==> design.v <==
localparam[3:0] ALUOP_AND = 4'b0000;
localparam[3:0] ALUOP_OR = 4'b0001;
localparam[3:0] ALUOP_ADD = 4'b0010;
localparam[3:0] ALUOP_SUB = 4'b0011;
localparam[3:0] ALUOP_LT = 4'b0111;
localparam[3:0] ALUOP_XOR = 4'b1101;
`timescale 1 ns / 1 ps 
module alu(op1, op2, alu_op, result);
    input [31:0] op1, op2;
    input [3:0] alu_op;
    output [31:0] result;
localparam[3:0] ALUOP_AND = 4'b0000;
localparam[3:0] ALUOP_OR = 4'b0001;
localparam[3:0] ALUOP_ADD = 4'b0010;
localparam[3:0] ALUOP_SUB = 4'b0011;
localparam[3:0] ALUOP_LT = 4'b0111;
localparam[3:0] ALUOP_XOR = 4'b1101;
    logic [31:0] math;
    always_comb begin
        math = op1 + op2;
        case (alu_op)
            ALUOP_AND: 
                math = op1 & op2;
            ALUOP_OR: 
                math = op1 | op2;
            ALUOP_SUB: 
                math = op1 - op2;
            ALUOP_LT: 
                math = $signed(op1) < $signed(op2);
            ALUOP_XOR: 
                math = op1 ^ op2;
            default: 
                math = op1 + op2;
        endcase
    end
    assign result = math;
endmodule
`timescale 1 ns / 1 ps 
module regfile(clk, regAddrA, regAddrB, regAddrWrite, regWriteData, regWrite, regReadDataA, regReadDataB);
    input clk, regWrite;
    input [4:0] regAddrA, regAddrB, regAddrWrite;
    input [31:0] regWriteData;
    output logic [31:0] regReadDataA, regReadDataB;
    localparam regZero = 5'b00000;
    logic [31:0] register[31:0];
    always_ff@(posedge clk) begin
        regReadDataA <= (regAddrA == regZero) ? 32'h0 : register[regAddrA];
        regReadDataB <= (regAddrB == regZero) ? 32'h0 : register[regAddrB];
        if(regWrite && !(regAddrWrite == regZero)) begin
            register[regAddrWrite] <= regWriteData;
            if (regAddrA == regAddrWrite)
                regReadDataA <= regWriteData;
            if (regAddrB == regAddrWrite)
                regReadDataB <= regWriteData;
        end
    end
endmodule
`timescale 1 ns / 1 ps 
module riscv_forwarding_pipeline #(parameter INITIAL_PC = 32'h00400000)
(clk, rst, instruction, dReadData, PC, iMemRead, dAddress, dWriteData, MemRead, MemWrite);
    input wire logic clk, rst;
    input wire logic [31:0] instruction, dReadData;
    output logic iMemRead, MemRead, MemWrite;
    output logic [31:0] PC, dAddress, dWriteData;
localparam[3:0] ALUOP_AND = 4'b0000;
localparam[3:0] ALUOP_OR = 4'b0001;
localparam[3:0] ALUOP_ADD = 4'b0010;
localparam[3:0] ALUOP_SUB = 4'b0011;
localparam[3:0] ALUOP_LT = 4'b0111;
localparam[3:0] ALUOP_XOR = 4'b1101;
    localparam [31:0] PC_INIT = 32'h00400000;
    localparam [19:0] IMM_ONES = 20'hfffff;
    localparam [19:0] IMM_ZEROS = 20'h00000;
    localparam ZERO_HI = 1'b1;
    localparam ZERO_LOW = 1'b0;
    localparam LOAD_PC_HIGH = 1'b1;
    localparam [6:0] BRANCH_OPCODE = 7'b1100011;
    localparam [6:0] R_TYPE_OPCODE = 7'b0110011;
    localparam [6:0] LOAD_OPCODE = 7'b0000011;
    localparam [6:0] IMM_OPCODE = 7'b0010011;
    localparam [6:0] STORE_OPCODE = 7'b0100011;
    localparam[3:0] FUNC3_AND = 3'b111;
    localparam[3:0] FUNC3_OR = 3'b110;
    localparam[3:0] FUNC3_ADD = 3'b000;
    localparam[3:0] FUNC3_LT = 3'b010;
    localparam[3:0] FUNC3_XOR = 3'b100;
    localparam[6:0] FUNC7_SUB = 7'b0100000;
    localparam[6:0] FUNC7_ADD = 7'b0000000;
    localparam[31:0] NOP_INSTRUCTION = 32'h00000013;
    localparam [4:0] REG_ZERO = 5'b00000;
    logic [31:0] if_PC;
    logic [31:0] id_PC;
    logic [6:0] id_opCode, id_func7;
    logic [2:0] id_func3;
    logic [31:0] id_s_imm_data, id_i_imm_data, id_imm_data, id_branch_offset;
    logic [3:0] id_ALUCtrl;
    logic id_s_type, id_branch, id_ALUSrc, id_MemWrite, id_MemRead, id_RegWrite, id_MemtoReg;
    logic [4:0] id_regWriteAddr, id_rs1, id_rs2;
    logic [31:0] ex_PC, ex_imm_data, ex_op2, ex_op1, ex_op2_forwarding, ex_result;
    logic [3:0] ex_ALUCtrl;
    logic [31:0] ex_regReadDataA, ex_regReadDataB, ex_branch_target, ex_branch_offset;
    logic ex_Zero, ex_branch, ex_ALUSrc, ex_MemWrite, ex_MemRead, ex_RegWrite, ex_MemtoReg;
    logic [4:0] ex_regWriteAddr, ex_rs1, ex_rs2;
    logic [31:0] mem_PC, mem_result;
    logic mem_PCSrc, mem_MemWrite, mem_MemRead;
    logic [31:0] mem_branch_target, mem_regReadDataB, mem_dWriteData, mem_dAddress, mem_op2_forwarding;
    logic mem_Zero, mem_branch, mem_RegWrite, mem_MemtoReg;    
    logic [4:0] mem_regWriteAddr;
    logic [31:0] wb_PC;
    logic wb_MemtoReg, wb_RegWrite, wb_Zero, wb_branch;
    logic [31:0] wb_regWriteData, wb_result;
    logic [4:0] wb_regWriteAddr;
    logic load_use_hazard, branch_mem_taken, branch_wb_taken;
    always_ff@(posedge clk) begin
        if (rst)
            if_PC <= INITIAL_PC;
        else if (load_use_hazard)
            if_PC <= if_PC;
        else if (mem_PCSrc)
            if_PC <= mem_branch_target; 
        else
            if_PC <= if_PC + 4;  
    end
    always_ff@(posedge clk) begin
        if(rst)
            id_PC <= PC_INIT;
        else if (load_use_hazard)
            id_PC <= id_PC;
        else
            id_PC <= if_PC;
    end 
    assign iMemRead = !load_use_hazard;
    assign id_opCode = instruction[6:0];
    assign id_func3 = instruction[14:12];
    assign id_func7 = instruction[31:25];    
    assign id_rs1 = instruction[19:15];
    assign id_rs2 = instruction[24:20];
    assign id_MemRead = (id_opCode == LOAD_OPCODE);
    assign id_MemWrite = (id_opCode == STORE_OPCODE);
    assign id_branch = (id_opCode == BRANCH_OPCODE);
    assign id_MemtoReg = (id_opCode == LOAD_OPCODE);
    assign id_RegWrite = ((id_opCode == R_TYPE_OPCODE) || (id_opCode == LOAD_OPCODE) || (id_opCode == IMM_OPCODE));
    assign id_ALUSrc = ((id_opCode == R_TYPE_OPCODE) || (id_opCode == BRANCH_OPCODE))?1'b0:1'b1;
    always_comb begin
        case (id_func3)
                FUNC3_AND: begin
                    id_ALUCtrl = ALUOP_AND;
            end FUNC3_OR: begin
                    id_ALUCtrl = ALUOP_OR;
            end FUNC3_ADD: begin 
                    if ((id_func7 == FUNC7_SUB) && (id_opCode == R_TYPE_OPCODE))
                        id_ALUCtrl = ALUOP_SUB;
                    else 
                        id_ALUCtrl = ALUOP_ADD;
            end FUNC3_LT: begin
                    id_ALUCtrl = ALUOP_LT;
            end FUNC3_XOR: begin
                    id_ALUCtrl = ALUOP_XOR;
            end default: begin
                    id_ALUCtrl = ALUOP_ADD;
            end
        endcase
        if (id_opCode == BRANCH_OPCODE)
          id_ALUCtrl = ALUOP_SUB;
        if ((id_opCode == LOAD_OPCODE) || (id_opCode == STORE_OPCODE))
          id_ALUCtrl = ALUOP_ADD;    
        id_regWriteAddr = instruction[11:7];   
    end
    assign id_i_imm_data[11:0] = instruction[31:20];
    assign id_i_imm_data[31:12] = id_i_imm_data[11]?IMM_ONES:IMM_ZEROS;
    assign id_s_imm_data[4:0] = instruction[11:7];
    assign id_s_imm_data[11:5] = instruction[31:25];
    assign id_s_imm_data[31:12] = id_s_imm_data[11]?IMM_ONES:IMM_ZEROS;
    assign id_s_type = (instruction[7:0] == STORE_OPCODE)?1'b1:1'b0;
    assign id_imm_data = id_s_type?id_s_imm_data:id_i_imm_data;
    assign id_branch_offset[0] = ZERO_LOW;
    assign id_branch_offset[4:1] = instruction[11:8];
    assign id_branch_offset[10:5] = instruction[30:25];
    assign id_branch_offset[11] = instruction[7]; 
    assign id_branch_offset[12] = instruction[31];
    assign id_branch_offset[31:13] = id_branch_offset[12]?19'b1111111111111111111:19'b0000000000000000000;
    regfile my_regfile(.clk(clk), .regAddrA(instruction[19:15]), .regAddrB(instruction[24:20]), .regAddrWrite(wb_regWriteAddr),
                        .regWriteData(wb_regWriteData), .regWrite(wb_RegWrite), .regReadDataA(ex_regReadDataA), .regReadDataB(ex_regReadDataB));
    always_ff@(posedge clk) begin
        if (rst || load_use_hazard || branch_mem_taken || branch_wb_taken) begin 
            ex_PC <= PC_INIT; 
            ex_ALUSrc <= 1'b0;
            ex_RegWrite <= 0;
            ex_MemtoReg <= 0;
            ex_ALUCtrl <= ALUOP_ADD;
            ex_MemRead <= 0;
            ex_MemWrite <= 0;
            ex_branch <= 0;
            ex_branch_offset <= 0;
            ex_regWriteAddr <= 0;
            ex_imm_data <= 0;
            ex_rs1 <= 0;
            ex_rs2 <= 0;
        end
        else begin
            ex_PC <= id_PC;
            ex_ALUCtrl <= id_ALUCtrl;
            ex_imm_data <= id_imm_data;
            ex_ALUSrc <= id_ALUSrc;
            ex_MemWrite <= id_MemWrite;
            ex_MemRead <= id_MemRead;
            ex_RegWrite <= id_RegWrite;
            ex_MemtoReg <= id_MemtoReg;
            ex_regWriteAddr <= id_regWriteAddr;
            ex_branch_offset <= id_branch_offset;
            ex_branch <= id_branch;
            ex_rs1 <= id_rs1;
            ex_rs2 <= id_rs2;
        end
    end
    always_comb begin
        ex_op1 = ex_regReadDataA;
        ex_op2_forwarding = ex_regReadDataB;
        ex_op2 = ex_op2_forwarding;
        if(!(ex_rs1 == REG_ZERO)) begin
            if ((mem_regWriteAddr == ex_rs1) && mem_RegWrite)
                ex_op1 = mem_result;
            else if ((wb_regWriteAddr == ex_rs1) && wb_RegWrite)
                ex_op1 = wb_regWriteData;   
        end
        if(!(ex_rs2 == REG_ZERO)) begin
            if ((mem_regWriteAddr == ex_rs2) && mem_RegWrite)
                ex_op2_forwarding = mem_result;
            else if ((wb_regWriteAddr == ex_rs2) && wb_RegWrite)
                ex_op2_forwarding = wb_regWriteData;  
        end
        if(ex_ALUSrc)
            ex_op2 = ex_imm_data;
        else 
            ex_op2 = ex_op2_forwarding;
    end
    alu my_alu(.op1(ex_op1), .op2(ex_op2), .alu_op(ex_ALUCtrl), .result(ex_result));
    assign ex_Zero = ex_result?1'b0:1'b1;
    assign ex_branch_target = ex_PC + $signed(ex_branch_offset);
    always_ff@(posedge clk) begin
        if (rst || branch_mem_taken || branch_wb_taken) begin
            mem_PC <= PC_INIT;
            mem_result <= 0;
            mem_Zero <= 0;
            mem_branch <= 0;
            mem_branch_target <= 0;
            mem_MemWrite <= 0;
            mem_MemRead <= 0;
            mem_MemtoReg <= 0;
            mem_RegWrite <= 0;
            mem_regWriteAddr <= 0;
            mem_regReadDataB <= 0;
        end
        else begin 
            mem_PC <= ex_PC;
            mem_result <= ex_result;
            mem_Zero <= ex_Zero;
            mem_branch <= ex_branch;
            mem_branch_target <= ex_branch_target;
            mem_MemWrite <= ex_MemWrite;
            mem_MemRead <= ex_MemRead;
            mem_MemtoReg <= ex_MemtoReg;
            mem_RegWrite <= ex_RegWrite;
            mem_regWriteAddr <= ex_regWriteAddr;
            mem_regReadDataB <= ex_regReadDataB;
            mem_op2_forwarding <= ex_op2_forwarding;
        end
    end
    assign mem_PCSrc = (mem_Zero && mem_branch);
    assign branch_mem_taken = (mem_Zero && mem_branch);
    assign mem_dWriteData = mem_op2_forwarding;
    assign mem_dAddress = mem_result;
    assign MemRead = mem_MemRead;
    assign MemWrite = mem_MemWrite;
    always_ff@(posedge clk) begin
        if(rst || branch_wb_taken) begin
            wb_PC <= PC_INIT;
            wb_result <= 0;
            wb_MemtoReg <= 0;
            wb_RegWrite <= 0;
            wb_regWriteAddr <= 0;
            wb_Zero <= 0;
            wb_branch <= 0;
        end
        else begin
            wb_PC <= mem_PC;
            wb_result <= mem_result;
            wb_MemtoReg <= mem_MemtoReg;
            wb_RegWrite <= mem_RegWrite;
            wb_regWriteAddr <= mem_regWriteAddr;
            wb_Zero <= mem_Zero;
            wb_branch <= mem_branch;
        end
    end
    assign wb_regWriteData = wb_MemtoReg?dReadData:wb_result;
    assign branch_wb_taken = (wb_Zero && wb_branch);
    assign PC = if_PC;  
    assign dWriteData = mem_dWriteData;  
    assign dAddress = mem_dAddress;
    assign load_use_hazard = (ex_MemRead && ((ex_regWriteAddr == id_rs1) || (ex_regWriteAddr == id_rs2)) && !(mem_Zero && mem_branch));
endmodule
==> run.sh <==
#!/bin/bash
# the make line also repeats each setting of config.mk as NAME=value (left out here)
make -C /OpenROAD-flow-scripts/flow DESIGN_CONFIG=/design/flow/config.mk WORK_HOME=/design/flow/orfs CLKGATE_MAP_FILE= finish
==> config.mk <==
export PLATFORM = sky130hd
export DESIGN_NAME = riscv_forwarding_pipeline
export DESIGN_NICKNAME = riscv_forwarding_pipeline
export VERILOG_FILES = /design/flow/design.v
export SDC_FILE = /design/flow/constraint.sdc
export NUM_CORES = 4
export LEC_CHECK = 0
export CAP_MARGIN = 20
export CORE_MARGIN = 2
export CORE_UTILIZATION = 67
export CTS_CLUSTER_SIZE = 39
export SLEW_MARGIN = 20
==> constraint.sdc <==
create_clock -name core_clock -period 3.62 [get_ports {clk}]
set_input_delay 0.7240 -clock core_clock [delete_from_list [all_inputs] [get_ports {clk}]]
set_output_delay 0.7240 -clock core_clock [all_outputs]
set_load 0.01 [all_outputs]
==> CHANGELOG.md, run 1 <==
### Implementation results

- Outcome: failed layout checks
- Layout Check Fails: negative setup slack
- Slew headroom: 0.2390
- Logic power comb: 8070 uW
- Worst vdd ir: 0.0005514 V
- Fillers: 5318
- Clk pwr share: 0.359
- Crit path max-delay cell type: dfxtp_4
- Seq. pwr: 17800 uW
- Critical Path Max Stage Delay: 0.36 ns
- R2R depth: 27
- R2r endpoint: mem_Zero
- Area reported by Yosys stat: 67490 sq um
- XOR Share, Synth: 0.01324
- Count of final setup violators: 32
- Number of flops mapped to enable cells by yosys: 1056
- Drt initial violations: 7694
- Die y size: 321.4 um
- Adder share: 0.02444
- Log Warnings: 99
- Gr ovfl total: 0
- H-tree Lvls: 4
- RSZ-0062 raised after global routing: yes
- Number of nets in the layout: 6216
- First-pass GRT wire length: 338.8 mm
- CTS tree: built
- Pleak: 0.03079 uW
- Total design power: 40430 uW
- Post-Place Worst Slack: -1.557 ns
- Final Max Slew Viols: 0
- Die Wd: 321.4 um
- Comb power frac: 0.200
- Post-synth top cells: edfxtp_1, mux2i_1, nor2_1
- Vias: 53590
- Latency at later pin: 0.77 ns
- Number of global-route vias before repair: 52970
- Post-Syn Area: 67490 sq um
- Core area: 100000 sq um
- Clock Tree Root: clkbuf_16
- Cell row count: 116
- P_int: 29430 uW
- Final HPWL DP: 143.4 mm
- Setup crit start: ex_rs2[2]
- Clock Pin Slew Worst Setup and Hold Paths: 0.07 ns
- Minimum clock period: 5.102 ns
- Initial antenna violation count: 17
- Main logic family after synthesis: multiplexers
- CP endpoint kind: flop
- Yosys top cell area share: 0.4699
- Total Neg Setup Slack: -28.62 ns
- Hold path cells: 2
- Residual DRC: 0
- Die area: 103300 sq um
- CP bufs+invs: 6
- Register share after synthesis: 0.5624
- Hold crit path type: in2reg
- Net Sw Frac: 0.2721
- Crit path capture: mem_Zero
- Seq cells post-synth: 1368
- Main flop type: edfxtp_1
- Area fraction in compound gates: 0.1301
- Clock sink count: 1368
- GPL Wtd Cong: 0.9949
- Drt first pass iters: 8
- Synth Warn #: 3
- WS Path Type: reg2reg
- Worst Path Max Fanout: 5
- Mapped Cells: 5266
- Crit path launch type: flop
- Sw Pwr: 11000 uW
- Delay-heaviest family, CP: simple AND/OR/NAND/NOR gates
- Hold Path End: ex_rs2[3]
- Basic Gates by Area: 0.06641
- Avg Synthesized Cell Area: 12.82 sq um
- Global Route Usage Sum: 0.4497
- WL final: 235.3 mm
- Arr. time, crit path: 5.77 ns
- Most common cell in the synthesized netlist: edfxtp_1
- Bufs on Longest Clock Path: 3
- RR Startpoint: ex_rs2[2]
- Ys cells: 5266
- Routed Antenna Nets: 0
- I/O Buffers: 164
- Hold path startpoint: instruction[23]
- # hold bufs at CTS: 0
- Cell Type Count: 91
- Yosys top cell by area: edfxtp_1
- Pin count of the biggest net entering global routing: 124
- Maxcap violations: 0
- IO Count: 165
- Hold Vio Cnt, Final: 0
- Async S/R FF share, synth: 0
- Max Freq: 196.0 MHz
- Top cells by area: edfxtp_1, dfxtp_1, mux4_2
- Mux frac, synth: 0.1730
- WL/cell: 31.67 um
- DR vias/cell: 7.212
- Setup ws final: -1.482 ns
- Critical path required time: 4.29 ns
- Power Density: 490.0 nW/um^2
- Pwr top: sequential cells
- FP Util: 0.6749
- Layout area overhead: 22.26%
- Num CTS Buffers: 137
- Period utilisation layout: 1.409
- Setup Skew: 0.03384 ns
- WP depth: 27
- Clock group: 14500 uW
- Sequential share of power: 0.441
- Least-Margin Pin Slew: 1.130 ns
- Reg2Reg Setup Slack: -1.48 ns
==> what timing repair did <==
| action | 4_1_cts | 5_1_grt |
|---|---|---|
| buffers inserted | 58 | 29 |
| endpoints found under the setup margin | 31 | 34 |
| pin swaps | 57 | 59 |
| gates cloned | 2 | 0 |
| gates resized | 154 | 130 |
==> area by class of cell <==
cell class	instances	area, sq um	area share
antenna	3	7.507	0.00009099
clock buffer	175	3737	0.04530
clock inverter	74	814.5	0.009872
inverter	158	601.8	0.007294
multi-input combinational	3397	29040	0.3520
sequential	1368	37960	0.4601
tap	1298	1624	0.01968
timing repair buffer	958	8718	0.1057
==> routing by layer <==
layer  vias to the layer above  GRT usage  share of wire
met5                         -          0        0.00068
met4                        18     0.2642          0.070
met3                      1155     0.1400           0.15
met2                      4514     0.6808           0.44
met1                     26000     0.5749           0.34
li1                      21900          -              -
==> through the flow <==
stage                     hold WS (ns)  instance area (sq um)  cells  utilization
after CTS                       0.3121                  81760   7400       0.8176
after global placement          0.4157                  76050   7091       0.7605
after global routing            0.3292                  82500   7429       0.8250
after detailed placement        0.4239                  76080   7092       0.7608
final                           0.3429                  82510   7431       0.8251
after floorplan                 0.4107                  67730   5297            -
==> run 2, diff against run 1 <==
Settings changed: CAP_MARGIN 20 to 5, CELL_PAD_IN_SITES_DETAIL_PLACEMENT from default to 2, CELL_PAD_IN_SITES_GLOBAL_PLACEMENT from default to 1, CORE_MARGIN 2 to 3, CORE_UTILIZATION 67 to 17, CTS_CLUSTER_SIZE 39 to default, GPL_ROUTABILITY_DRIVEN from default to 1, MAX_ROUTING_LAYER from default to met4, PLACE_DENSITY from default to 0.88.
Clock period 3.62 ns to 6.84 ns, I/O delays scaled along.
==> CHANGELOG.md, run 2 <==
### Implementation results

- RR Startpoint: wb_regWriteAddr[1]
- Yosys top cell area share: 0.4699
- Crit path launch type: flop
- I/O Buffers: 164
- Main logic family after synthesis: multiplexers
- Period utilisation layout: 1.026
- Cell chain of the critical path: xor2_1 > nor4_1 > nand3_1 > or2_4 > buf_4 > buf_4 > nor2_1 > a21oi_1 > o21ai_0 > o21ai_0 > ha_1 > or4_1 > or3_1 > nand2b_1 > o311ai_1 > a21o_1 > nand4b_1 > a22oi_2 > nand3b_1 > nor4_2
- Avg Synthesized Cell Area: 12.82 sq um
- Synth Warn #: 3
- Hold crit path type: reg2reg
- Crit path capture: mem_Zero
- FP Util: 0.1713
- Slew headroom: 0.06010
- Global Route Usage Sum: 0.1844
- Reg2Reg Setup Slack: -0.17 ns
- Cell row count: 230
- Drt initial violations: 11830
- Layout Check Fails: negative setup slack
- IO Count: 165
- Area reported by Yosys stat: 67490 sq um
- Main flop type: edfxtp_1
- Mapped Cells: 5266
- Drt first pass iters: 9
- Placed cell area: 76130 sq um
- Max Freq: 142.6 MHz
- Clock sink count: 1368
- WL final: 396.8 mm
- Hold Path End: id_PC[24]
- Logic power comb: 3770 uW
- Sw Pwr: 7080 uW
- Critical path required time: 7.61 ns
- Arr. time, crit path: 7.79 ns
- Gr ovfl total: 0
- Clock group: 8600 uW
- DR vias/cell: 5.607
- Bufs on Longest Clock Path: 3
- Delay-heaviest family, CP: simple AND/OR/NAND/NOR gates
- Power Density: 270.7 nW/um^2
- Layout area overhead: 20.41%
- Core area: 394000 sq um
- Clock Pin Slew Worst Setup and Hold Paths: 0.07 ns
- Hold Vio Cnt, Final: 0
- Post-Syn Area: 67490 sq um
- Ys cells: 5266
- WP depth: 20
- Residual DRC: 0
- Seq. pwr: 9630 uW
- Pleak: 0.02739 uW
- Post-route cell area: 81260 sq um
- Number of flops mapped to enable cells by yosys: 1056
- Hold path startpoint: id_PC[24]
- Utilization after layout: 0.2063
- Final Max Slew Viols: 0
- Top cells by area: edfxtp_1, dfxtp_1, mux4_2
- H-tree Lvls: 4
- Worst vdd ir: 0.0002035 V
- Most common cell in the synthesized netlist: edfxtp_1
- Routed Antenna Nets: 0
- Num CTS Buffers: 140
- Net Sw Frac: 0.3219
- CP bufs+invs: 2
- Setup crit start: wb_regWriteAddr[1]
- Least-Margin Pin Slew: 1.410 ns
- Yosys top cell by area: edfxtp_1
- Minimum clock period: 7.014 ns
- Area fraction in compound gates: 0.1301
- Hold path cells: 2
- Post-synth top cells: edfxtp_1, mux2i_1, nor2_1
- Setup Skew: 0.05108 ns
- CTS tree: built
- Count of final setup violators: 3
- WS Path Type: reg2reg
- First-pass GRT wire length: 521.3 mm
- Clk pwr share: 0.391
- Seq cells post-synth: 1368
- Fillers: 42930
- R2R depth: 20
- Pin count of the biggest net entering global routing: 117
- Die area: 404600 sq um
- Setup ws final: -0.1744 ns
- GPL Wtd Cong: 0.9196
- Critical Path Max Stage Delay: 0.98 ns
- Basic Gates by Area: 0.06641
- P_int: 14920 uW
- # hold bufs at CTS: 0
- Total Neg Setup Slack: -0.2605 ns
- CP endpoint kind: flop
- Die Wd: 636.1 um
- Die y size: 636.1 um
- Log Warnings: 97
- Fin Hold WS: 0.4565 ns
- XOR Share, Synth: 0.01324
- Worst Path Max Fanout: 9
- Sequential share of power: 0.438
- Crit path max-delay cell type: o21ai_0
- Number of global-route vias before repair: 62290
- Adder share: 0.02444
- Final HPWL DP: 216.5 mm
- Latency at later pin: 0.87 ns
- Vias: 60760
- R2r endpoint: mem_Zero
- Post-Place Worst Slack: 0.1262 ns
- WL/cell: 36.62 um
- Number of nets in the layout: 5606
- Pwr top: sequential cells
- Comb power frac: 0.171
- Initial antenna violation count: 67
- Outcome: failed layout checks
- Async S/R FF share, synth: 0
- Register share after synthesis: 0.5624
- Cell Type Count: 91
- Maxcap violations: 0
- Mux frac, synth: 0.1730
- Clock Tree Root: clkbuf_16
run 2: metrics by stage:
stage | cells | total power [uW]
global placement | 10480 | 12630
global route | 10830 | 22200
detailed placement | 10480 | 12960
finish | 10840 | 22000
floorplan | 5297 | 11410
CTS | 10740 | 21360
run 2: timing repair:
item,CTS,global route
gates resized,2,14
pin swaps,0,1
endpoints found under the setup margin,2,6
buffers inserted,0,2
run 2: cell type report:
class / count / area, sq um / area share
flip-flops and latches: 1368 / 37960 / 0.4671
multi-input cells: 3397 / 28020 / 0.3449
well taps: 5220 / 6531 / 0.08037
clock buffers: 184 / 3852 / 0.04741
repair buffers: 345 / 3243 / 0.03991
clock inverters: 73 / 829.5 / 0.01021
inverters: 158 / 593.1 / 0.007298
diodes: 92 / 230.2 / 0.002833
run 2: per-layer routing:
metal	share of wire	global-route usage
met5	0	-
met1	0.30	0.1836
met4	0.12	0.1684
met2	0.43	0.2737
met3	0.15	0.07783
==> run 3, diff against run 2 <==
Settings changed: ABC_AREA from default to 1, CAP_MARGIN 5 to 15, CELL_PAD_IN_SITES_DETAIL_PLACEMENT 2 to default, CELL_PAD_IN_SITES_GLOBAL_PLACEMENT 1 to default, CORE_MARGIN 3 to 2, CORE_UTILIZATION 17 to 66, CTS_CLUSTER_DIAMETER from default to 203, CTS_CLUSTER_SIZE from default to 15, GPL_ROUTABILITY_DRIVEN 1 to default, HOLD_SLACK_MARGIN from default to 0.3, PLACE_DENSITY 0.88 to default, PLACE_DENSITY_LB_ADDON from default to 0.06, SETUP_SLACK_MARGIN from default to 1.07, TNS_END_PERCENT from default to 60.
Clock period 6.84 ns to 3.59 ns, I/O delays scaled along.
==> CHANGELOG.md, run 3 <==
### Implementation results

- Outcome: failed layout checks
- Layout Check Fails: negative setup slack
- Delay-heaviest family, CP: simple AND/OR/NAND/NOR gates
- RR Startpoint: ex_rs2[4]
- Most common cell in the synthesized netlist: nand2_1
- Count of final setup violators: 27
- First-pass GRT wire length: 395.7 mm
- Sw Pwr: 11700 uW
- GR Util met2: 0.7074
- Global Route Usage Sum: 0.4878
- GR Util met1: 0.5998
- Final Max Slew Viols: 0
- Met3 Usage GRT: 0.1432
- Avg Synthesized Cell Area: 8.685 sq um
- GPL Wtd Cong: 1.045
- CTS tree: built
- Ys cells: 8244
- Slew headroom: 0.2704
- R2R depth: 27
- IO Count: 165
- Most crowded layer after global routing: met2
- Latency at later pin: 0.79 ns
- WL/cell: 26.45 um
- DR vias/cell: 6.734
- Clock sink count: 1368
- Routed Antenna Nets: 0
- Sequential share of power: 0.469
- Setup ws final: -0.6174 ns
- Number of global-route vias before repair: 65580
- CP bufs+invs: 7
- Die area: 111100 sq um
- Final cell count without fillers: 10350
- Least-Margin Pin Slew: 1.094 ns
- Async S/R FF share, synth: 0
- Mapped Cells: 8244
- Die Wd: 333.4 um
- Post-synth top cells: nand2_1, edfxtp_1, inv_1
- Seq cells post-synth: 1368
- Hold Path End: ex_imm_data[3]
- Seq. pwr: 17900 uW
- H-tree Lvls: 3
- RSZ-0062 raised after global routing: yes
- Clock group: 10800 uW
- Num CTS Buffers: 101
- Area fraction in compound gates: 0.1744
- I/O Buffers: 164
- Log Warnings: 118
- Number of nets in the layout: 9083
- Pwr top: sequential cells
- Pleak: 0.03431 uW
- CP endpoint kind: flop
- Crit path launch type: flop
- Hold path startpoint: instruction[23]
- Crit path top cell by count: nand3_2
- Reg2Reg Setup Slack: -0.62 ns
- Clock Tree Root: clkbuf_16
- Power Density: 438.1 nW/um^2
- Drt initial violations: 12900
- Total design power: 38130 uW
- Logic power comb: 9460 uW
- Arr. time, crit path: 4.86 ns
- Register share after synthesis: 0.5301
- Core area: 107400 sq um
- WS Path Type: reg2reg
- Setup crit start: ex_rs2[4]
- WP depth: 27
- Worst vdd ir: 0.0005095 V
- Hold path cells: 3
- R2r endpoint: mem_Zero
- Pin count of the biggest net entering global routing: 198
- WL final: 273.7 mm
- Max Freq: 237.7 MHz
- Fillers: 6562
- Post-Syn Area: 71600 sq um
- Area reported by Yosys stat: 71600 sq um
- Adder share: 0.02303
- XOR Share, Synth: 0.005015
- Inst Count DP: 10060
- Yosys top cell area share: 0.4429
- P_int: 26430 uW
- Vias: 69670
- Net Sw Frac: 0.3068
- Worst Path Max Fanout: 7
- Total Neg Setup Slack: -8.873 ns
- Critical Path Max Stage Delay: 0.34 ns
- Cell row count: 120
- Yosys top cell by area: edfxtp_1
- Clock Pin Slew Worst Setup and Hold Paths: 0.09 ns
- Hold crit path type: in2reg
- Critical path required time: 4.25 ns
- Die y size: 333.4 um
- Setup Skew: 0.09718 ns
- Synth Warn #: 3
- Main logic family after synthesis: simple AND/OR/NAND/NOR gates
- Drt first pass iters: 10
- Number of flops mapped to enable cells by yosys: 1056
- Clk pwr share: 0.283
- Basic Gates by Area: 0.1829
- Final HPWL DP: 169.3 mm
- Gr ovfl total: 0
- Mux frac, synth: 0.0001573
- Cell Type Count: 66
- Bufs on Longest Clock Path: 3
- Post-Place Worst Slack: -0.7723 ns
- Top cells by area: edfxtp_1, dfxtp_1, nand2_1
- Crit path max-delay cell type: dfxtp_2
- Layout area overhead: 21.57%
- Maxcap violations: 0
- Main flop type: edfxtp_1
- Comb power frac: 0.248
- Minimum clock period: 4.207 ns
- Period utilisation layout: 1.172
- Residual DRC: 0
- FP Util: 0.6669
- Initial antenna violation count: 26
- Crit path capture: mem_Zero
- Hold Vio Cnt, Final: 0
run 3: timing repair:
action,4_1_cts,5_1_grt
setup endpoints to repair,241,154
gates cloned,2,2
pin swaps,54,196
endpoints found under the hold margin,1,0
resized,239,478
buffers inserted,51,67
hold buffers,1,0
run 3: final cells by class:
cell class	instances	area, sq um	share of cell area
Clock inverter	8	198.9	0.002286
Inverter	943	3631	0.04172
Multi-Input combinational cell	5409	30990	0.3561
Antenna cell	25	62.56	0.0007187
Sequential cell	1368	38040	0.4370
Tap cell	1403	1755	0.02017
Timing Repair Buffer	1064	9741	0.1119
Clock buffer	126	2621	0.03011
run 3: through the flow:
| step | util | hold WS [ns] | instance area, sq um |
|---|---|---|---|
| floorplan | - | 0.3936 | 72680 |
| global placement | 0.7489 | 0.3977 | 80390 |
| detailed placement | 0.7489 | 0.4017 | 80390 |
| CTS | 0.7884 | 0.3245 | 84630 |
| global route | 0.8107 | 0.3497 | 87030 |
| finish | 0.8108 | 0.3576 | 87040 |
run 3: routing by layer:
metal,share of wire,wire length (um)
met1,0.33,90350
met2,0.43,116700
met3,0.16,43510
met4,0.084,23080
met5,0,0
==> run 4, diff against run 3 <==
Settings changed: ABC_AREA 1 to default, CAP_MARGIN 15 to 5, CORE_ASPECT_RATIO from default to 1.94, CORE_UTILIZATION 66 to 45, CTS_CLUSTER_SIZE 15 to default, GPL_ROUTABILITY_DRIVEN from default to 0, GPL_TIMING_DRIVEN from default to 0, MIN_ROUTING_LAYER from default to met1, PLACE_DENSITY_LB_ADDON 0.06 to 0.28, SETUP_SLACK_MARGIN 1.07 to default, TNS_END_PERCENT 60 to 20.
Clock period 3.59 ns to 9.77 ns, I/O delays scaled along.
==> CHANGELOG.md, run 4 <==
### Implementation results

- Outcome: no timing/DRC/antenna violations
- First-pass GRT wire length: 371.1 mm
- CP bufs+invs: 4
- Clock group: 4710 uW
- Arr. time, crit path: 9.14 ns
- Final Max Slew Viols: 0
- Vias: 51630
- Net Sw Frac: 0.2901
- Clk pwr share: 0.344
- Final HPWL DP: 198.0 mm
- Comb power frac: 0.174
- Sw Pwr: 3974 uW
- Number of flops mapped to enable cells by yosys: 1056
- Num CTS Buffers: 112
- Yosys top cell area share: 0.4699
- Cell chain of the critical path: clkbuf_1 > xor2_1 > nor4_1 > nand3_1 > or2_2 > clkbuf_1 > clkbuf_1 > nor2_1 > a21oi_1 > o21ai_0 > o21ai_0 > ha_1 > buf_2 > nor2_1 > o21ai_0 > a211oi_1 > nor2_1 > a211oi_1 > a21oi_1 > a211o_1 > o21ai_1 > and2_1 > o2111ai_1 > nor4_2
- CTS tree: built
- Layout area overhead: 14.35%
- Area fraction in compound gates: 0.1301
- Pin count of the biggest net entering global routing: 33
- Count of final setup violators: 0
- Sequential share of power: 0.482
- Seq. pwr: 6610 uW
- Maxcap violations: 0
- WP depth: 24
- Period utilisation layout: 0.8715
- Die y size: 543.4 um
- # hold bufs at CTS: 0
- Crit path max-delay cell type: a211oi_1
- Bufs on Longest Clock Path: 3
- FP Util: 0.4518
- Total Neg Setup Slack: 0 ns
- DR vias/cell: 6.663
- Logic power comb: 2380 uW
- Setup crit start: wb_regWriteAddr[1]
- WL/cell: 34.88 um
- Ys cells: 5266
- Post-Place Worst Slack: 1.637 ns
- Hold path cells: 2
- Hold Vio Cnt, Final: 0
- P_int: 9727 uW
- Async S/R FF share, synth: 0
- Minimum clock period: 8.515 ns
- Clock sink count: 1368
- Crit path launch type: flop
- Initial antenna violation count: 20
- WL final: 270.3 mm
- Global Route Usage Sum: 0.3608
- Area reported by Yosys stat: 67490 sq um
- Hold crit path type: reg2reg
- Adder share: 0.02444
- Yosys top cell by area: edfxtp_1
- Crit path capture: mem_Zero
- XOR Share, Synth: 0.01324
- Mapped Cells: 5266
- Mux frac, synth: 0.1730
- Avg Synthesized Cell Area: 12.82 sq um
- # Post-CTS Setup Buffers: 0
- Basic Gates by Area: 0.06641
- CP endpoint kind: flop
- Register share after synthesis: 0.5624
- Worst Path Max Fanout: 10
- Reg2Reg Setup Slack: 1.26 ns
- Most common cell in the synthesized netlist: edfxtp_1
- Cell row count: 198
- Gr ovfl total: 0
- Seq cells post-synth: 1368
- Main logic family after synthesis: multiplexers
- Total design power: 13700 uW
- Main flop type: edfxtp_1
- Post-synth top cells: edfxtp_1, mux2i_1, nor2_1
- H-tree Lvls: 3
- Core area: 149400 sq um
- RR Startpoint: wb_regWriteAddr[1]
- Least-Margin Pin Slew: 1.373 ns
- Synth Warn #: 3
- Pleak: 0.02724 uW
- Drt initial violations: 6052
- Routed Antenna Nets: 0
- Cell Type Count: 91
- Clock Tree Root: clkbuf_16
- I/O Buffers: 158
- Fillers: 12690
- Number of global-route vias before repair: 52160
- Setup ws final: 1.255 ns
- Latency at later pin: 0.79 ns
- Delay-heaviest family, CP: AND-OR/OR-AND gates
- Number of nets in the layout: 5827
- RSZ-0062 raised after global routing: no
- Die Wd: 282.0 um
- Worst vdd ir: 0.0001479 V
- Top cells by area: edfxtp_1, dfxtp_1, mux4_2
- Critical Path Max Stage Delay: 0.75 ns
- R2R depth: 24
- Max Freq: 117.4 MHz
- Resize count post-CTS: 0
- Drt first pass iters: 10
- Pwr top: sequential cells
- Critical path required time: 10.39 ns
- Log Warnings: 90
- Post-Syn Area: 67490 sq um
- Hold path startpoint: mem_branch_target[1]
- Slew headroom: 0.07879
- Clock Pin Slew Worst Setup and Hold Paths: 0.07 ns
- Utilization after layout: 0.5166
- WS Path Type: reg2reg
- Setup Skew: 0.04963 ns
- Power Density: 177.5 nW/um^2
- Hold Path End: if_PC[1]
- Die area: 153300 sq um
- R2r endpoint: mem_Zero
- IO Count: 165
- Residual DRC: 0
==> run 4: final cells by class <==
cell class | count | area, sq um | share of cell area
diodes | 22 | 55.05 | 0.0007134
plain buffers | 374 | 1541 | 0.01997
clock buffers | 149 | 3128 | 0.04053
clock inverters | 61 | 579.3 | 0.007506
inverters | 158 | 593.1 | 0.007685
multi-input cells | 3397 | 27930 | 0.3619
flip-flops and latches | 1368 | 37960 | 0.4918
well taps | 2000 | 2502 | 0.03243
repair buffers | 220 | 2888 | 0.03742
==> run 4: metal layers <==
layer	up-vias	share of wire	track usage
li1	21120	-	-
met1	25250	0.29	0.3145
met2	3592	0.49	0.5993
met3	1669	0.089	0.09928
met4	0	0.13	0.3767
met5	-	0	-
==> run 4: per-stage QoR <==
| step | cells | cell area (sq um) | hold WS (ns) |
|---|---|---|---|
| 6_report | 7749 | 77170 | 0.4473 |
| 5_1_grt | 7746 | 77170 | 0.4588 |
| 4_1_cts | 7722 | 76980 | 0.4417 |
| 3_5_place_dp | 7512 | 73270 | 0.4317 |
| 3_3_place_gp | 7455 | 71690 | 0.4288 |
| 2_1_floorplan | 5297 | 67600 | 0.4107 |
==> run 5, diff against run 4 <==
Settings changed: GPL_ROUTABILITY_DRIVEN 0 to 1, MAX_ROUTING_LAYER met4 to met5, TNS_END_PERCENT 20 to 70.
==> CHANGELOG.md, run 5 <==
### Implementation results

- Outcome: no timing/DRC/antenna violations
- Fillers: 12710
- Post-Syn Area: 67490 sq um
- Clock Tree Root: clkbuf_16
- Arr. time, crit path: 9.47 ns
- Least-Margin Pin Slew: 1.265 ns
- Worst Path Max Fanout: 10
- Mapped Cells: 5266
- CP bufs+invs: 4
- Most common cell in the synthesized netlist: edfxtp_1
- H-tree Lvls: 3
- Register share after synthesis: 0.5624
- Synth Warn #: 3
- Num CTS Buffers: 118
- Crit path top cell by count: o21ai_0
- Ys cells: 5266
- Crit path launch type: flop
- Final HPWL DP: 207.4 mm
- Pwr top: sequential cells
- Final Max Slew Viols: 0
- Hold Vio Cnt, Final: 0
- Main flop type: edfxtp_1
- Layout area overhead: 14.58%
- Routed Antenna Nets: 0
- WS Path Type: reg2reg
- Yosys top cell area share: 0.4699
- Mux frac, synth: 0.1730
- Number of nets in the layout: 5832
- Die area: 153300 sq um
- Log Warnings: 93
- Delay-heaviest family, CP: AND-OR/OR-AND gates
- Critical path required time: 10.35 ns
- Pleak: 0.02734 uW
- Resize count post-CTS: 0
- Top cells by area: edfxtp_1, dfxtp_1, mux4_2
- # hold bufs at CTS: 0
- Die Wd: 282.0 um
- Cell chain of the critical path: xor2_1 > nor4_1 > and3_1 > clkbuf_1 > or2_2 > clkbuf_1 > clkbuf_1 > nor2_1 > a21oi_1 > o21ai_0 > o21ai_0 > ha_1 > buf_2 > nor2_1 > o21ai_0 > a211oi_2 > nor2_1 > a211oi_1 > a21oi_1 > a211o_1 > o21ai_0 > and2_1 > o2111ai_1 > nor4_2
- Adder share: 0.02444
- Number of flops mapped to enable cells by yosys: 1056
- R2R depth: 24
- Die y size: 543.4 um
- Global Route Usage Sum: 0.3577
- Hold crit path type: reg2reg
- WP depth: 24
- Max Freq: 112.5 MHz
- Avg Synthesized Cell Area: 12.82 sq um
- Yosys top cell by area: edfxtp_1
- Slew headroom: 0.1397
- Minimum clock period: 8.893 ns
- Drt first pass iters: 8
- Core area: 149400 sq um
- XOR Share, Synth: 0.01324
- Initial antenna violation count: 10
- Placed cell area: 73340 sq um
- Post-route cell area: 77330 sq um
- Seq cells post-synth: 1368
- Worst vdd ir: 0.0001617 V
- Async S/R FF share, synth: 0
- Comb power frac: 0.171
- # Post-CTS Setup Buffers: 0
- RSZ-0062 raised after global routing: no
- Seq. pwr: 6620 uW
- Sequential share of power: 0.476
- Clock group: 4910 uW
- GPL Wtd Cong: 0.9916
- Period utilisation layout: 0.9102
- Critical Path Max Stage Delay: 0.89 ns
- Total Neg Setup Slack: 0 ns
- Clock Pin Slew Worst Setup and Hold Paths: 0.07 ns
- Clock sink count: 1368
- Basic Gates by Area: 0.06641
- Hold path cells: 2
- Residual DRC: 0
- Hold path startpoint: mem_branch_target[0]
- Fin Hold WS: 0.4481 ns
- RR Startpoint: mem_regWriteAddr[2]
- WL final: 276.4 mm
- DR vias/cell: 6.537
- Logic power comb: 2380 uW
- Drt initial violations: 5254
- Post-synth top cells: edfxtp_1, mux2i_1, nor2_1
- Bufs on Longest Clock Path: 3
- Setup crit start: mem_regWriteAddr[2]
- Power Density: 179.8 nW/um^2
- Sw Pwr: 4008 uW
- Gr ovfl total: 0
- Pin count of the biggest net entering global routing: 33
- Number of global-route vias before repair: 51360
- Maxcap violations: 0
- Clk pwr share: 0.353
- CTS tree: built
- Hold Path End: if_PC[0]
- Area fraction in compound gates: 0.1301
- IO Count: 165
- Area reported by Yosys stat: 67490 sq um
- Setup Skew: 0.04265 ns
- FP Util: 0.4518
- Net Sw Frac: 0.2882
- CP endpoint kind: flop
- First-pass GRT wire length: 377.1 mm
- R2r endpoint: mem_Zero
- Reg2Reg Setup Slack: 0.88 ns
- Crit path capture: mem_Zero
- P_int: 9898 uW
- Count of final setup violators: 0
- Vias: 50610
- Cell Type Count: 91
- Cell row count: 198
- Crit path max-delay cell type: nor4_2
- WL/cell: 35.70 um
- I/O Buffers: 158
- Latency at later pin: 0.78 ns
- Main logic family after synthesis: multiplexers
run 5: metal layers:
metal / up-vias / track usage / share of wire
met2: 3043 / 0.6290 / 0.51
li1: 21100 / - / -
met3: 1311 / 0.07469 / 0.076
met5: - / 0.001282 / 0.00030
met4: 14 / 0.3634 / 0.12
met1: 25140 / 0.3324 / 0.30
run 5: layout make-up:
type	count	area, sq um	share of cell area
Antenna cell	7	17.52	0.0002265
Tap cell	2000	2502	0.03236
Inverter	158	593.1	0.007670
Clock buffer	151	3201	0.04139
Timing Repair Buffer	219	2903	0.03754
Buffer	374	1545	0.01998
Sequential cell	1368	37960	0.4909
Multi-Input combinational cell	3397	27910	0.3609
Clock inverter	68	699.4	0.009045
run 5: through the flow:
step	util	power, uW	worst slack, ns	instances
6_report	0.5176	13910	0.8775	7742
3_3_place_gp	0.4799	8991	0.7380	7455
4_1_cts	0.5170	13810	0.8166	7733
3_5_place_dp	0.4909	9017	0.6620	7514
2_1_floorplan	-	7990	4.280	5297
5_1_grt	0.5175	14210	0.8726	7736
==> run 6, diff against run 5 <==
Settings changed: CAP_MARGIN 5 to 20, CORE_ASPECT_RATIO 1.94 to default, CORE_UTILIZATION 45 to 70, CTS_CLUSTER_DIAMETER 203 to default, CTS_CLUSTER_SIZE from default to 25, GPL_ROUTABILITY_DRIVEN 1 to default, GPL_TIMING_DRIVEN 0 to default, HOLD_SLACK_MARGIN 0.3 to default, MAX_ROUTING_LAYER met5 to default, MIN_ROUTING_LAYER met1 to default, PLACE_DENSITY_LB_ADDON 0.28 to default, TNS_END_PERCENT 70 to default.
Clock period 9.77 ns to 4.47 ns, I/O delays scaled along.
==> CHANGELOG.md, run 6 <==
### Implementation results

- Outcome: failed layout checks
- Layout Check Fails: negative setup slack
- Pwr top: sequential cells
- CP bufs+invs: 3
- Cell row count: 113
- Total Neg Setup Slack: -4.647 ns
- Main logic family after synthesis: multiplexers
- XOR Share, Synth: 0.01324
- Clock group: 11900 uW
- Clock Tree Root: clkbuf_16
- R2R depth: 23
- Log Warnings: 99
- CP endpoint kind: flop
- GPL Wtd Cong: 0.9940
- Cell chain of the critical path: xor2_1 > nor4_1 > nand3_1 > or2_4 > buf_6 > nor2_2 > a21oi_1 > o21ai_1 > mux2i_1 > buf_4 > ha_4 > nor2b_1 > or3_4 > a221oi_4 > buf_4 > a21oi_4 > a211oi_4 > o311ai_2 > a31oi_1 > nand3b_1 > a22oi_2 > nand3b_1 > nor4_2
- Worst Path Max Fanout: 7
- Register share after synthesis: 0.5624
- Slew headroom: 0.1217
- Async S/R FF share, synth: 0
- Seq cells post-synth: 1368
- Maxcap violations: 0
- WP depth: 23
- CTS tree: built
- WL/cell: 33.17 um
- Delay-heaviest family, CP: simple AND/OR/NAND/NOR gates
- Sw Pwr: 9016 uW
- Comb power frac: 0.196
- Logic power comb: 6400 uW
- Number of global-route vias before repair: 54300
- Arr. time, crit path: 5.71 ns
- Num CTS Buffers: 140
- Gr ovfl total: 0
- RR Startpoint: ex_rs2[2]
- Crit path launch type: flop
- Seq. pwr: 14500 uW
- Synth Warn #: 3
- Die y size: 314.5 um
- Core area: 95290 sq um
- Die area: 98910 sq um
- Reg2Reg Setup Slack: -0.58 ns
- Mux frac, synth: 0.1730
- Critical path required time: 5.14 ns
- Global Route Usage Sum: 0.4849
- R2r endpoint: mem_Zero
- # hold bufs at CTS: 0
- Yosys top cell by area: edfxtp_1
- Setup crit start: ex_rs2[2]
- Clock Pin Slew Worst Setup and Hold Paths: 0.06 ns
- RSZ-0062 raised after global routing: yes
- Crit path max-delay cell type: or3_4
- Period utilisation layout: 1.130
- Power Density: 402.2 nW/um^2
- Latency at later pin: 0.78 ns
- Post-Place Worst Slack: -0.8570 ns
- Main flop type: edfxtp_1
- Hold Vio Cnt, Final: 0
- Most common cell in the synthesized netlist: edfxtp_1
- Basic Gates by Area: 0.06641
- Hold path startpoint: id_PC[22]
- Number of nets in the layout: 6119
- Sequential share of power: 0.442
- Least-Margin Pin Slew: 1.317 ns
- Count of final setup violators: 18
- Crit path capture: mem_Zero
- Worst vdd ir: 0.0005572 V
- H-tree Lvls: 4
- Hold Path End: ex_PC[22]
- Layout area overhead: 20.53%
- Area fraction in compound gates: 0.1301
- WS Path Type: reg2reg
- DR vias/cell: 7.480
- Ys cells: 5266
- Inst Count DP: 6955
- First-pass GRT wire length: 349.3 mm
- Residual DRC: 0
- Final HPWL DP: 141.7 mm
- Adder share: 0.02444
- Clock sink count: 1368
- Drt initial violations: 9442
- Yosys top cell area share: 0.4699
- Pin count of the biggest net entering global routing: 131
- Number of flops mapped to enable cells by yosys: 1056
- Bufs on Longest Clock Path: 3
- Final Max Slew Viols: 0
- Max Freq: 198.1 MHz
- Hold path cells: 1
- Post-Syn Area: 67490 sq um
- IO Count: 165
- Minimum clock period: 5.049 ns
- Avg Synthesized Cell Area: 12.82 sq um
- I/O Buffers: 164
- Setup ws final: -0.5791 ns
- Post-synth top cells: edfxtp_1, mux2i_1, nor2_1
- Area reported by Yosys stat: 67490 sq um
- Mapped Cells: 5266
- Drt first pass iters: 7
- Die Wd: 314.5 um
- Initial antenna violation count: 22
- Top cells by area: edfxtp_1, dfxtp_1, mux4_2
- Routed Antenna Nets: 0
- WL final: 242.4 mm
- FP Util: 0.7082
- Vias: 54660
- Pleak: 0.03020 uW
- P_int: 23700 uW
- Setup Skew: 0.03363 ns
- Final cell count without fillers: 7307
- Fillers: 4505
- Hold crit path type: reg2reg
- Clk pwr share: 0.362
- Net Sw Frac: 0.2756
- Cell Type Count: 91
- Critical Path Max Stage Delay: 0.35 ns
## run 6: per-layer routing
| metal | vias to the layer above | track usage | share of wire |
|---|---|---|---|
| li1 | 21750 | - | - |
| met4 | 32 | 0.3165 | 0.080 |
| met2 | 5278 | 0.7276 | 0.44 |
| met1 | 26050 | 0.5948 | 0.32 |
| met3 | 1548 | 0.1771 | 0.16 |
| met5 | - | 0.009188 | 0.0013 |
## run 6: what timing repair did
item	4_1_cts	5_1_grt
gates resized	120	155
setup buffers	59	33
endpoints found under the setup margin	22	27
endpoints found under the hold margin	0	0
pin swaps	48	65
## run 6: cell type report
class / count / area (sq um) / share of cell area
Timing Repair Buffer: 858 / 7636 / 0.09387
Sequential cell: 1368 / 37960 / 0.4667
Antenna cell: 7 / 17.52 / 0.0002153
Multi-Input combinational cell: 3397 / 28970 / 0.3561
Clock inverter: 62 / 615.6 / 0.007567
Inverter: 158 / 593.1 / 0.007291
Tap cell: 1265 / 1583 / 0.01946
Clock buffer: 192 / 3970 / 0.04880
## run 6: metrics by stage
stage                     instance area [sq um]  total power (uW)  utilization  hold WS, ns
after floorplan                           67680             17480            -       0.4107
final                                     81350             32720       0.8536       0.4443
after CTS                                 80400             32060       0.8437       0.4395
after global placement                    74860             20060       0.7856       0.4159
after detailed placement                  74860             20160       0.7856       0.4229
after global routing                      81330             33370       0.8535       0.4536
==> run 7, diff against run 6 <==
Settings changed: CORE_UTILIZATION 70 to 40, CTS_CLUSTER_SIZE 25 to default.
Clock period 4.47 ns to 7.0 ns, I/O delays scaled along.
==> CHANGELOG.md, run 7 <==
### Implementation results

- Outcome: no timing/DRC/antenna violations
- FP Util: 0.4031
- Final Max Slew Viols: 0
- Drt initial violations: 5731
- Basic Gates by Area: 0.06641
- Cell chain of the critical path: xor2_1 > nor4_1 > nand3_1 > or2_2 > nor2_1 > a21oi_1 > o21ai_0 > o21ai_0 > ha_1 > nor2_1 > o21ai_0 > a211oi_1 > nor2b_1 > o22ai_1 > o22ai_1 > or4_1 > o22ai_1 > nor2_1 > nand4b_1 > nor4_2
- # hold bufs at CTS: 0
- DR vias/cell: 6.228
- Yosys top cell area share: 0.4699
- Power Density: 258.7 nW/um^2
- Main flop type: edfxtp_1
- Bufs on Longest Clock Path: 3
- Net Sw Frac: 0.2710
- # Post-CTS Setup Buffers: 0
- CP bufs+invs: 0
- Main logic family after synthesis: multiplexers
- Number of flops mapped to enable cells by yosys: 1056
- Clk pwr share: 0.386
- WP depth: 20
- Core area: 167400 sq um
- Logic power comb: 3010 uW
- Count of final setup violators: 0
- Delay-heaviest family, CP: simple AND/OR/NAND/NOR gates
- Routed Antenna Nets: 0
- Crit path max-delay cell type: ha_1
- Reg2Reg Setup Slack: 0.92 ns
- Ys cells: 5266
- IO Count: 165
- Worst Path Max Fanout: 20
- Die Wd: 414.8 um
- Max Freq: 164.4 MHz
- Hold Path End: ex_PC[12]
- Area reported by Yosys stat: 67490 sq um
- First-pass GRT wire length: 333.4 mm
- Pin count of the biggest net entering global routing: 105
- Hold path startpoint: id_PC[12]
- Crit path capture: mem_Zero
- Latency at later pin: 0.81 ns
- Clock Pin Slew Worst Setup and Hold Paths: 0.06 ns
- Num CTS Buffers: 145
- Period utilisation layout: 0.8687
- Hold crit path type: reg2reg
- Clock group: 7690 uW
- RSZ-0062 raised after global routing: no
- Pwr top: sequential cells
- XOR Share, Synth: 0.01324
- Post-synth top cells: edfxtp_1, mux2i_1, nor2_1
- WS Path Type: reg2reg
- R2r endpoint: mem_Zero
- Arr. time, crit path: 6.76 ns
- Utilization after layout: 0.4603
- Log Warnings: 97
- Least-Margin Pin Slew: 1.171 ns
- Register share after synthesis: 0.5624
- Mapped Cells: 5266
- CP endpoint kind: flop
- Critical path required time: 7.68 ns
- Fillers: 14960
- Cell Type Count: 91
- Comb power frac: 0.151
- Seq cells post-synth: 1368
- WL/cell: 30.05 um
- Die y size: 414.8 um
- Initial antenna violation count: 7
- Minimum clock period: 6.081 ns
- Clock Tree Root: clkbuf_16
- Top cells by area: edfxtp_1, dfxtp_1, mux4_2
- Hold Vio Cnt, Final: 0
- Setup Skew: 0.03287 ns
- Die area: 172000 sq um
- Maxcap violations: 0
- Clock sink count: 1368
- Pleak: 0.02735 uW
- Slew headroom: 0.1969
- Total Neg Setup Slack: 0 ns
- GPL Wtd Cong: 0.9650
- P_int: 14530 uW
- Vias: 48100
- Drt first pass iters: 6
- Number of nets in the layout: 5593
- Async S/R FF share, synth: 0
- Most common cell in the synthesized netlist: edfxtp_1
- WL final: 232.1 mm
- Post-Syn Area: 67490 sq um
- Critical Path Max Stage Delay: 0.64 ns
- Seq. pwr: 9230 uW
- Global Route Usage Sum: 0.2643
- I/O Buffers: 164
- Cell row count: 150
- Number of global-route vias before repair: 47590
- Resize count post-CTS: 0
- Residual DRC: 0
- Crit path launch type: flop
- Setup crit start: wb_regWriteAddr[2]
- R2R depth: 20
- Worst vdd ir: 0.0002584 V
- Final HPWL DP: 140.5 mm
- CTS tree: built
- Area fraction in compound gates: 0.1301
- Yosys top cell by area: edfxtp_1
- Sequential share of power: 0.463
- Layout area overhead: 14.18%
- Sw Pwr: 5402 uW
- Gr ovfl total: 0
- Avg Synthesized Cell Area: 12.82 sq um
- Hold path cells: 1
- H-tree Lvls: 4
- RR Startpoint: wb_regWriteAddr[2]
- Synth Warn #: 3
- Mux frac, synth: 0.1730
- Adder share: 0.02444
==> run 7: cell type report <==
cell class	count	area (sq um)	share of cell area
Timing Repair Buffer	327	3085	0.04004
Inverter	158	593.1	0.007697
Clock buffer	195	4113	0.05337
Tap cell	2204	2758	0.03579
Clock inverter	69	611.8	0.007940
Sequential cell	1368	37960	0.4926
Multi-Input combinational cell	3397	27930	0.3624
Antenna cell	4	10.01	0.0001299
==> run 7: through the flow <==
step                instances  instance area (sq um)  setup WS, ns  hold WS [ns]  power, uW
floorplan                5297                  67600         2.121        0.4107      11150
global placement         7447                  72220        0.6534        0.4225      12330
detailed placement       7449                  72250        0.6952        0.4310      12340
CTS                      7713                  76970         1.051        0.4310      19990
global route             7721                  77050        0.5204        0.4434      20570
finish                   7722                  77060        0.9189        0.4351      19930
==> run 7: layer usage <==
metal	routed length, um	GRT usage	vias up
met4	10760	0.1170	0
met1	92090	0.3456	24390
met5	0	0	-
met2	109200	0.4292	2480
li1	-	-	20680
met3	19990	0.04890	547
==> run 8, diff against run 7 <==
Settings changed: CELL_PAD_IN_SITES_GLOBAL_PLACEMENT from default to 1, CORE_ASPECT_RATIO from default to 1.94, CTS_CLUSTER_SIZE from default to 81, HOLD_SLACK_MARGIN from default to -0.02, MIN_ROUTING_LAYER from default to met2, SLEW_MARGIN 20 to 25.
==> CHANGELOG.md, run 8 <==
### Implementation results

- Power Density: 264.3 nW/um^2
- WS Path Type: reg2reg
- Crit path capture: mem_Zero
- Post-Syn Area: 67490 sq um
- Resize count post-CTS: 0
- Count of final setup violators: 0
- Net Sw Frac: 0.2888
- Clock group: 7810 uW
- FP Util: 0.4013
- Core area: 168200 sq um
- Register share after synthesis: 0.5624
- Slew headroom: 0.07482
- Flop area: 37960 sq um
- Worst vdd ir: 0.0002133 V
- Least-Margin Pin Slew: 1.373 ns
- Hold crit path type: reg2reg
- WL/cell: 34.38 um
- Reg2Reg Setup Slack: 0.44 ns
- Delay-heaviest family, CP: AND-OR/OR-AND gates
- Total Neg Setup Slack: 0 ns
- IO Count: 165
- Inst Count DP: 7490
- Period utilisation layout: 0.9377
- Final Max Slew Viols: 0
- CTS tree: built
- Clock Pin Slew Worst Setup and Hold Paths: 0.07 ns
- Seq. pwr: 9240 uW
- Log Warnings: 98
- Top cells by area: edfxtp_1, dfxtp_1, mux4_2
- Crit path max-delay cell type: a2111oi_2
- Final HPWL DP: 160.5 mm
- Crit path launch type: flop
- Number of flops mapped to enable cells by yosys: 1056
- Fillers: 15240
- Bufs on Longest Clock Path: 4
- Synth Warn #: 3
- Pin count of the biggest net entering global routing: 115
- CP bufs+invs: 3
- WL final: 267.3 mm
- Mux frac, synth: 0.1730
- Critical Path Max Stage Delay: 0.83 ns
- Most common cell in the synthesized netlist: edfxtp_1
- Avg Synthesized Cell Area: 12.82 sq um
- Cell chain of the critical path: buf_4 > xor2_1 > nor4_1 > nand3_1 > or2_2 > buf_12 > nor2_1 > a21oi_1 > o21ai_0 > mux2i_1 > ha_1 > nand2_1 > o21ai_0 > o211a_1 > o21ai_2 > a2111oi_2 > nor4_1 > o22a_1 > a211oi_1 > buf_4 > o2111ai_1 > nor4_2
- RR Startpoint: wb_regWriteAddr[2]
- Vias: 63860
- Global Route Usage Sum: 0.4513
- Num CTS Buffers: 143
- Pwr top: sequential cells
- Main logic family after synthesis: multiplexers
- I/O Buffers: 164
- DR vias/cell: 8.213
- Number of global-route vias before repair: 68720
- Drt first pass iters: 16
- Hold path startpoint: mem_branch_target[0]
- Worst Path Max Fanout: 18
- Post-synth top cells: edfxtp_1, mux2i_1, nor2_1
- Layout area overhead: 14.23%
- Comb power frac: 0.163
- Hold Path End: if_PC[0]
- RSZ-0062 raised after global routing: no
- Yosys top cell by area: edfxtp_1
- Latency at later pin: 0.84 ns
- Sw Pwr: 5883 uW
- Maxcap violations: 0
- Area fraction in compound gates: 0.1301
- Logic power comb: 3320 uW
- XOR Share, Synth: 0.01324
- R2r endpoint: mem_Zero
- Mapped Cells: 5266
- R2R depth: 22
- Seq cells post-synth: 1368
- Adder share: 0.02444
- Area reported by Yosys stat: 67490 sq um
- Outcome: no timing/DRC/antenna violations
- Setup Skew: 0.05458 ns
- Setup crit start: wb_regWriteAddr[2]
- GPL Wtd Cong: 1.066
- Die y size: 576.1 um
- P_int: 14490 uW
- Logic area: 27960 sq um
- Number of nets in the layout: 5612
- Max Freq: 152.3 MHz
- WP depth: 22
- Initial antenna violation count: 2
- Final cell count without fillers: 7775
- Async S/R FF share, synth: 0
- Routed Antenna Nets: 0
- Critical path required time: 7.73 ns
- Basic Gates by Area: 0.06641
- Hold Vio Cnt, Final: 0
- Gr ovfl total: 0
- Residual DRC: 0
- Hold path cells: 2
- Clock Tree Root: clkbuf_16
- Cell Type Count: 91
- CP endpoint kind: flop
- Ys cells: 5266
- Main flop type: edfxtp_1
- Cell row count: 210
- Die Wd: 298.9 um
- Minimum clock period: 6.564 ns
- First-pass GRT wire length: 370.7 mm
- Die area: 172200 sq um
- # Post-CTS Setup Buffers: 0
- Pleak: 0.02735 uW
- Drt initial violations: 15480
- Clock sink count: 1368
- Sequential share of power: 0.453
- Clk pwr share: 0.384
- Arr. time, crit path: 7.30 ns
- H-tree Lvls: 4
- Yosys top cell area share: 0.4699
- # hold bufs at CTS: 0
-- run 8: routing by layer --
metal	global-route usage	up-vias	wire, um
met4	0.1179	50	31430
met1	-	20960	0
li1	-	20590	-
met5	0.1053	-	1647
met2	0.5891	19500	136400
met3	0.5199	2766	97800
-- run 8: layout make-up --
| type | instances | share of cell area |
|---|---|---|
| sequential | 1368 | 0.4924 |
| antenna | 31 | 0.001006 |
| clock inverter | 68 | 0.008683 |
| inverter | 158 | 0.007693 |
| clock buffer | 179 | 0.04978 |
| tap | 2226 | 0.03613 |
| multi-input combinational | 3397 | 0.3627 |
| timing repair buffer | 348 | 0.04163 |
-- run 8: through the flow --
| stage | cell area [sq um] | setup slack, ns | total power, uW | hold WS [ns] | util |
|---|---|---|---|---|---|
| floorplan | 67600 | 2.121 | 11150 | 0.4107 | - |
| global placement | 72410 | 0.4231 | 12520 | 0.4216 | 0.4306 |
| detailed placement | 72410 | 0.4219 | 12520 | 0.4265 | 0.4306 |
| CTS | 76910 | 0.6883 | 20140 | 0.4276 | 0.4574 |
| global route | 77030 | 0.2138 | 20820 | 0.4638 | 0.4581 |
| finish | 77090 | 0.4359 | 20370 | 0.4352 | 0.4584 |
==> run 9, diff against run 8 <==
Settings changed: CORE_ASPECT_RATIO 1.94 to 1.51, CORE_UTILIZATION 40 to 22, CTS_CLUSTER_DIAMETER from default to 344, CTS_CLUSTER_SIZE 81 to default, HOLD_SLACK_MARGIN -0.02 to default, PLACE_DENSITY_LB_ADDON from default to 0.19, SLEW_MARGIN 25 to 40, TNS_END_PERCENT from default to 60.
Clock period 7.0 ns to 8.61 ns, I/O delays scaled along.
==> CHANGELOG.md, run 9 <==
### Implementation results

- Hold crit path type: reg2reg
- Crit path launch type: flop
- Critical path required time: 9.32 ns
- Area fraction in compound gates: 0.1301
- Adder share: 0.02444
- # hold bufs at CTS: 0
- Slew headroom: 0.3455
- Final Max Slew Viols: 0
- Setup Skew: 0.02943 ns
- Least-Margin Pin Slew: 0.9715 ns
- Die area: 311300 sq um
- Global Route Usage Sum: 0.2802
- Total Neg Setup Slack: 0 ns
- Pin count of the biggest net entering global routing: 105
- Reg2Reg Setup Slack: 1.21 ns
- Cell row count: 249
- Number of nets in the layout: 5593
- # Post-CTS Setup Buffers: 0
- Hold Path End: if_PC[2]
- Delay-heaviest family, CP: AND-OR/OR-AND gates
- Arr. time, crit path: 8.12 ns
- Ys cells: 5266
- FP Util: 0.2213
- WL/cell: 31.08 um
- Hold path cells: 2
- Crit path max-delay cell type: a211oi_1
- WP depth: 22
- Post-synth top cells: edfxtp_1, mux2i_1, nor2_1
- Resize count post-CTS: 0
- Period utilisation layout: 0.8600
- Avg Synthesized Cell Area: 12.82 sq um
- WL final: 297.1 mm
- Final HPWL DP: 178.4 mm
- Critical Path Max Stage Delay: 0.56 ns
- Main logic family after synthesis: multiplexers
- Crit path capture: mem_Zero
- First-pass GRT wire length: 406.3 mm
- Worst Path Max Fanout: 33
- Setup crit start: mem_regWriteAddr[2]
- Area reported by Yosys stat: 67490 sq um
- Count of final setup violators: 0
- Sequential share of power: 0.449
- Synth Warn #: 3
- Logic power comb: 2710 uW
- Minimum clock period: 7.405 ns
- Drt first pass iters: 7
- DR vias/cell: 6.622
- GPL Wtd Cong: 0.9389
- Seq cells post-synth: 1368
- Clock Pin Slew Worst Setup and Hold Paths: 0.07 ns
- RR Startpoint: mem_regWriteAddr[2]
- Die y size: 684.6 um
- Async S/R FF share, synth: 0
- Vias: 63290
- Register share after synthesis: 0.5624
- Die Wd: 454.7 um
- Inst Count DP: 9256
- Clock sink count: 1368
- Hold Vio Cnt, Final: 0
- R2R depth: 22
- Clock group: 6520 uW
- RSZ-0062 raised after global routing: no
- Routed Antenna Nets: 0
- Hold path startpoint: mem_branch_target[2]
- CTS tree: built
- Cell chain of the critical path: xor2_1 > nor4_1 > and3_1 > buf_4 > nand2b_1 > o21ai_4 > buf_4 > nand2_1 > o21ai_0 > o21ai_0 > ha_1 > nor2_1 > o21ai_0 > a211oi_1 > nor2b_1 > o22ai_1 > o22ai_1 > or4_1 > o22ai_1 > nor2_1 > nand4b_1 > nor4_2
- Mux frac, synth: 0.1730
- Yosys top cell area share: 0.4699
- Yosys top cell by area: edfxtp_1
- Fillers: 31510
- Bufs on Longest Clock Path: 4
- Clock Tree Root: clkbuf_16
- Basic Gates by Area: 0.06641
- Latency at later pin: 0.83 ns
- Clk pwr share: 0.389
- Main flop type: edfxtp_1
- CP bufs+invs: 2
- Net Sw Frac: 0.2945
- CP endpoint kind: flop
- Worst vdd ir: 0.0001560 V
- Pleak: 0.02735 uW
- Core area: 305000 sq um
- R2r endpoint: mem_Zero
- Max Freq: 135.1 MHz
- Log Warnings: 96
- Layout area overhead: 18.05%
- H-tree Lvls: 4
- Gr ovfl total: 0
- Number of global-route vias before repair: 70590
- Drt initial violations: 12330
- Mapped Cells: 5266
- Maxcap violations: 0
- Num CTS Buffers: 148
- Residual DRC: 0
- Post-Syn Area: 67490 sq um
- WS Path Type: reg2reg
- Final cell count without fillers: 9558
- Cell Type Count: 91
- Power Density: 210.1 nW/um^2
- Comb power frac: 0.162
- XOR Share, Synth: 0.01324
- Seq. pwr: 7520 uW
- Most common cell in the synthesized netlist: edfxtp_1
- Top cells by area: edfxtp_1, dfxtp_1, mux4_2
- Outcome: no timing/DRC/antenna violations
- P_int: 11810 uW
- Pwr top: sequential cells
- Sw Pwr: 4931 uW
- IO Count: 165
- Initial antenna violation count: 4
- Number of flops mapped to enable cells by yosys: 1056
- I/O Buffers: 164
run 9: metal layers:
layer / GRT usage / wire, um / share of wire / up-vias
met5: 0.08094 / 2580 / 0.0087 / -
met4: 0.05693 / 22970 / 0.077 / 66
met3: 0.3370 / 113100 / 0.38 / 1921
met2: 0.3602 / 158400 / 0.53 / 19830
met1: - / 0 / 0 / 20920
li1: - / - / - / 20560
run 9: metrics by stage:
step | utilization | setup slack (ns) | area (sq um) | power (uW) | hold WS [ns]
floorplan | - | 3.409 | 67600 | 9067 | 0.4107
global placement | 0.2440 | 0.9807 | 74410 | 10240 | 0.4251
detailed placement | 0.2448 | 1.001 | 74680 | 10230 | 0.4322
CTS | 0.2599 | 1.506 | 79270 | 16680 | 0.4422
global route | 0.2610 | 0.9257 | 79610 | 17220 | 0.4590
finish | 0.2612 | 1.205 | 79670 | 16740 | 0.4387
run 9: cell type report:
| cell class | count | area, sq um | share of cell area |
|---|---|---|---|
| timing repair buffer | 324 | 3301 | 0.04143 |
| inverter | 158 | 593.1 | 0.007444 |
| clock inverter | 65 | 599.3 | 0.007522 |
| antenna | 44 | 110.1 | 0.001382 |
| sequential | 1368 | 37960 | 0.4765 |
| clock buffer | 186 | 3993 | 0.05011 |
| multi-input combinational | 3397 | 28090 | 0.3526 |
| tap | 4016 | 5025 | 0.06307 |
Power and IR drop assume default switching activity.
